Design cmplx_mult, start of the top module:
module cmplx_mult(
input logic clk,
input logic [10-1:0] switches,
output logic [8-1:0] LED,
output logic [6:0] HEX0,
output logic [6:0] HEX1,
output logic [6:0] HEX2,
output logic [6:0] HEX3,
output logic [6:0] HEX4,
output logic [6:0] HEX5,
output logic [6:0] HEX6,
output logic [6:0] HEX7);
Size: ~110 flip-flops, about 75 I/O pins.
Settings: LEC_CHECK=0, CAP_MARGIN=20, CORE_ASPECT_RATIO=0.5, CORE_MARGIN=4, CORE_UTILIZATION=38, GPL_TIMING_DRIVEN=1, HOLD_SLACK_MARGIN=0.13, MAX_ROUTING_LAYER=met4, PLACE_DENSITY=0.68, SETUP_SLACK_MARGIN=-0.64, SLEW_MARGIN=20, TNS_END_PERCENT=10; clock period 15.7 ns.
run.sh (not shown) runs the stock make flow with config.mk's settings and CLKGATE_MAP_FILE=.
The starting point finished but failed the layout checks on negative setup slack.
Then changed:
CORE_ASPECT_RATIO = not set   (was 0.5)
CORE_MARGIN = 2   (was 4)
CORE_UTILIZATION = 72   (was 38)
CTS_CLUSTER_SIZE = 33   (was not set)
HOLD_SLACK_MARGIN = not set   (was 0.13)
PLACE_DENSITY = not set   (was 0.68)
PLACE_DENSITY_LB_ADDON = 0.0   (was not set)
SETUP_SLACK_MARGIN = not set   (was -0.64)
TNS_END_PERCENT = 5   (was 10)
clock period = 14.5 ns   (was 15.7 ns; I/O delays follow)
The new run finished but failed the layout checks on negative setup slack.
Non-clock buffer count came out higher by 252.
Cell area came out higher by roughly a tenth.
Wire length came out higher by well over a third.
Global-route usage came out higher by 26 points.
Then changed:
CORE_UTILIZATION = 56   (was 72)
CTS_CLUSTER_SIZE = not set   (was 33)
GPL_TIMING_DRIVEN = not set   (was 1)
MAX_ROUTING_LAYER = not set   (was met4)
PLACE_DENSITY_LB_ADDON = not set   (was 0.0)
TNS_END_PERCENT = not set   (was 5)
clock period = 10.5 ns   (was 14.5 ns; I/O delays follow)
Result: The new run ran to the end with violations: negative setup slack; final area went up by 8.9%; worst setup slack loses 2.3 ns; register-to-register slack loses 3.9 ns; clock skew went up by 0.0039 ns; die size went up by about 28%; via count went down by about 12%.
Then changed:
ABC_AREA = 1   (was not set)
CORE_UTILIZATION = 72   (was 56)
PLACE_DENSITY = 0.41   (was not set)
clock period = 28.5 ns   (was 10.5 ns; I/O delays follow)
After rerunning:
- Now the flow completed without violations
- design area is lower by about 20%
- synthesized area is higher by about 5%
- non-clock buffer count is lower by 467

* * *

Starting RTL as in the previous note.
==> flow/config.mk <==
export PLATFORM = sky130hd
export DESIGN_NAME = cmplx_mult
export DESIGN_NICKNAME = cmplx_mult
export VERILOG_FILES = /design/flow/design.v
export SDC_FILE = /design/flow/constraint.sdc
export NUM_CORES = 4
export LEC_CHECK = 0
export ABC_AREA = 1
export CAP_MARGIN = 20
export CELL_PAD_IN_SITES_DETAIL_PLACEMENT = 1
export CELL_PAD_IN_SITES_GLOBAL_PLACEMENT = 1
export CORE_ASPECT_RATIO = 1.86
export CORE_MARGIN = 2
export CORE_UTILIZATION = 40
export CTS_CLUSTER_DIAMETER = 132
export PLACE_DENSITY_LB_ADDON = 0.06
export SLEW_MARGIN = 0
==> flow/constraint.sdc <==
create_clock -name core_clock -period 20.0 [get_ports {clk}]
set_input_delay 4.0000 -clock core_clock [delete_from_list [all_inputs] [get_ports {clk}]]
set_output_delay 4.0000 -clock core_clock [all_outputs]
set_load 0.01 [all_outputs]
Edit:
==> flow/config.mk (replaced) <==
export PLATFORM = sky130hd
export DESIGN_NAME = cmplx_mult
export DESIGN_NICKNAME = cmplx_mult
export VERILOG_FILES = /design/flow/design.v
export SDC_FILE = /design/flow/constraint.sdc
export NUM_CORES = 4
export LEC_CHECK = 0
export ABC_AREA = 1
export CAP_MARGIN = 20
export CORE_MARGIN = 2
export CORE_UTILIZATION = 40
export CTS_CLUSTER_DIAMETER = 391
export CTS_CLUSTER_SIZE = 99
export PLACE_DENSITY = 0.89
export SLEW_MARGIN = 10
After rerunning: Non-clock buffer count goes down by 4; worst setup slack gains 0.45 ns; via count went down by about 2.2%; worst hold slack gets worse by 0.016 ns; cell area hardly moves; register-to-register slack gains 0.09 ns; wire length decreases by about 24%; utilization is lower by 0.22 points.
Edit:
==> flow/config.mk (replaced) <==
export PLATFORM = sky130hd
export DESIGN_NAME = cmplx_mult
export DESIGN_NICKNAME = cmplx_mult
export VERILOG_FILES = /design/flow/design.v
export SDC_FILE = /design/flow/constraint.sdc
export NUM_CORES = 4
export LEC_CHECK = 0
export CAP_MARGIN = 20
export CORE_MARGIN = 2
export CORE_UTILIZATION = 58
export PLACE_DENSITY = 0.6
export SLEW_MARGIN = 20
==> flow/constraint.sdc (replaced) <==
create_clock -name core_clock -period 11.1 [get_ports {clk}]
set_input_delay 2.2200 -clock core_clock [delete_from_list [all_inputs] [get_ports {clk}]]
set_output_delay 2.2200 -clock core_clock [all_outputs]
set_load 0.01 [all_outputs]
Now the flow reached the layout checks and failed them: setup timing.
Die area falls by 34%.
Via count falls by 0.45%.
Worst setup slack is worse by 5.7 ns.
Non-clock buffer count rises by 452.
Clock-buffer cell count is unchanged.
Worst hold slack is about the same.
Wire length rises by 15%.
Edit:
--- a/flow/config.mk
+++ b/flow/config.mk
@@ -7,5 +7,7 @@
 export LEC_CHECK = 0
+export ABC_AREA = 1
 export CAP_MARGIN = 20
 export CORE_MARGIN = 2
-export CORE_UTILIZATION = 58
+export CORE_UTILIZATION = 65
+export HOLD_SLACK_MARGIN = 0.29
 export PLACE_DENSITY = 0.6
==> flow/constraint.sdc (replaced) <==
create_clock -name core_clock -period 12.6 [get_ports {clk}]
set_input_delay 2.5200 -clock core_clock [delete_from_list [all_inputs] [get_ports {clk}]]
set_output_delay 2.5200 -clock core_clock [all_outputs]
set_load 0.01 [all_outputs]
Result: The changed run reached the layout checks and failed them: setup timing. Worst hold slack improved by 0.20 ns. Design area is about the same. Worst setup slack improved by 1.7 ns. Flip-flop count stays the same. Non-clock buffer count goes down by 65. Cell count grows by 17%. Via count rose by 18%. Wire length went up by 14%. Global-route usage goes up by 3.9 points.
